// battle_ship
module battle_ship(
      input wire clk,			 
      input wire clr,
      input wire btnU,
      input wire btnD,
      input wire btnR,
      input wire btnL,
      input wire sel,
	    input sw,
      output wire [2:0] red,	 
      output wire [2:0] green,   
      output wire [1:0] blue,	     
      output wire [3:0] an,
      output wire [7:0] seg,
      output wire hsync,		 
      output wire vsync			 
	);
Size: about 2200 cells after synthesis, roughly 240 flip-flops, ~30 I/O pins, roughly 14000 sq um of cells after synthesis.
==> flow/config.mk <==
export PLATFORM = sky130hd
export DESIGN_NAME = battle_ship
export DESIGN_NICKNAME = battle_ship
export VERILOG_FILES = /design/flow/design.v
export SDC_FILE = /design/flow/constraint.sdc
export NUM_CORES = 4
export LEC_CHECK = 0
export ABC_AREA = 1
export CAP_MARGIN = 20
export CORE_MARGIN = 2
export CORE_UTILIZATION = 72
export PLACE_DENSITY = 0.42
export SLEW_MARGIN = 20
export TNS_END_PERCENT = 15
==> flow/constraint.sdc <==
create_clock -name core_clock -period 11.4 [get_ports {clk}]
set_input_delay 2.2800 -clock core_clock [delete_from_list [all_inputs] [get_ports {clk}]]
set_output_delay 2.2800 -clock core_clock [all_outputs]
set_load 0.01 [all_outputs]
run.sh (not shown) runs the stock make flow with config.mk's settings and CLKGATE_MAP_FILE=.
Next try:
--- a/flow/config.mk
+++ b/flow/config.mk
@@ -6,9 +6,7 @@
 export NUM_CORES = 4
 export LEC_CHECK = 0
-export ABC_AREA = 1
 export CAP_MARGIN = 20
 export CORE_MARGIN = 2
 export CORE_UTILIZATION = 72
-export PLACE_DENSITY = 0.42
+export PLACE_DENSITY_LB_ADDON = 0.2
 export SLEW_MARGIN = 20
-export TNS_END_PERCENT = 15
==> flow/constraint.sdc (replaced) <==
create_clock -name core_clock -period 3.54 [get_ports {clk}]
set_input_delay 0.7080 -clock core_clock [delete_from_list [all_inputs] [get_ports {clk}]]
set_output_delay 0.7080 -clock core_clock [all_outputs]
set_load 0.01 [all_outputs]
The new run never finished: it broke off in global routing (5_1_grt) (GRT-0232); synthesized area is about the same; die area stays flat; synthesized cell count fell by about a fifth.
Next try:
--- a/flow/config.mk
+++ b/flow/config.mk
@@ -8,5 +8,4 @@
 export CAP_MARGIN = 20
 export CORE_MARGIN = 2
-export CORE_UTILIZATION = 72
-export PLACE_DENSITY_LB_ADDON = 0.2
+export CORE_UTILIZATION = 66
 export SLEW_MARGIN = 20
==> flow/constraint.sdc (replaced) <==
create_clock -name core_clock -period 3.43 [get_ports {clk}]
set_input_delay 0.6860 -clock core_clock [delete_from_list [all_inputs] [get_ports {clk}]]
set_output_delay 0.6860 -clock core_clock [all_outputs]
set_load 0.01 [all_outputs]
What happened: With this change the flow completed and failed the layout checks on setup timing. Die area climbs by a little under a tenth. Synthesized cell count stays the same. Area after synthesis is unchanged.
Next try:
--- a/flow/config.mk
+++ b/flow/config.mk
@@ -6,6 +6,8 @@
 export NUM_CORES = 4
 export LEC_CHECK = 0
+export ABC_AREA = 1
 export CAP_MARGIN = 20
 export CORE_MARGIN = 2
 export CORE_UTILIZATION = 66
+export CTS_CLUSTER_DIAMETER = 257
 export SLEW_MARGIN = 20
==> flow/constraint.sdc (replaced) <==
create_clock -name core_clock -period 2.81 [get_ports {clk}]
set_input_delay 0.5620 -clock core_clock [delete_from_list [all_inputs] [get_ports {clk}]]
set_output_delay 0.5620 -clock core_clock [all_outputs]
set_load 0.01 [all_outputs]
=> The new run stopped in global routing (5_1_grt) (GRT-0116). Synthesized cell count goes up by about 19%. Die size is about the same. Synthesized area hardly moves.
Next try:
--- a/flow/config.mk
+++ b/flow/config.mk
@@ -6,8 +6,6 @@
 export NUM_CORES = 4
 export LEC_CHECK = 0
-export ABC_AREA = 1
 export CAP_MARGIN = 20
 export CORE_MARGIN = 2
-export CORE_UTILIZATION = 66
-export CTS_CLUSTER_DIAMETER = 257
+export CORE_UTILIZATION = 56
 export SLEW_MARGIN = 20
==> flow/constraint.sdc (replaced) <==
create_clock -name core_clock -period 5.21 [get_ports {clk}]
set_input_delay 1.0420 -clock core_clock [delete_from_list [all_inputs] [get_ports {clk}]]
set_output_delay 1.0420 -clock core_clock [all_outputs]
set_load 0.01 [all_outputs]
Result: Now the flow finished with timing, DRC and antenna clean; die area rose by 17%; synthesized cell count shrinks by 16%; area after synthesis is about the same.
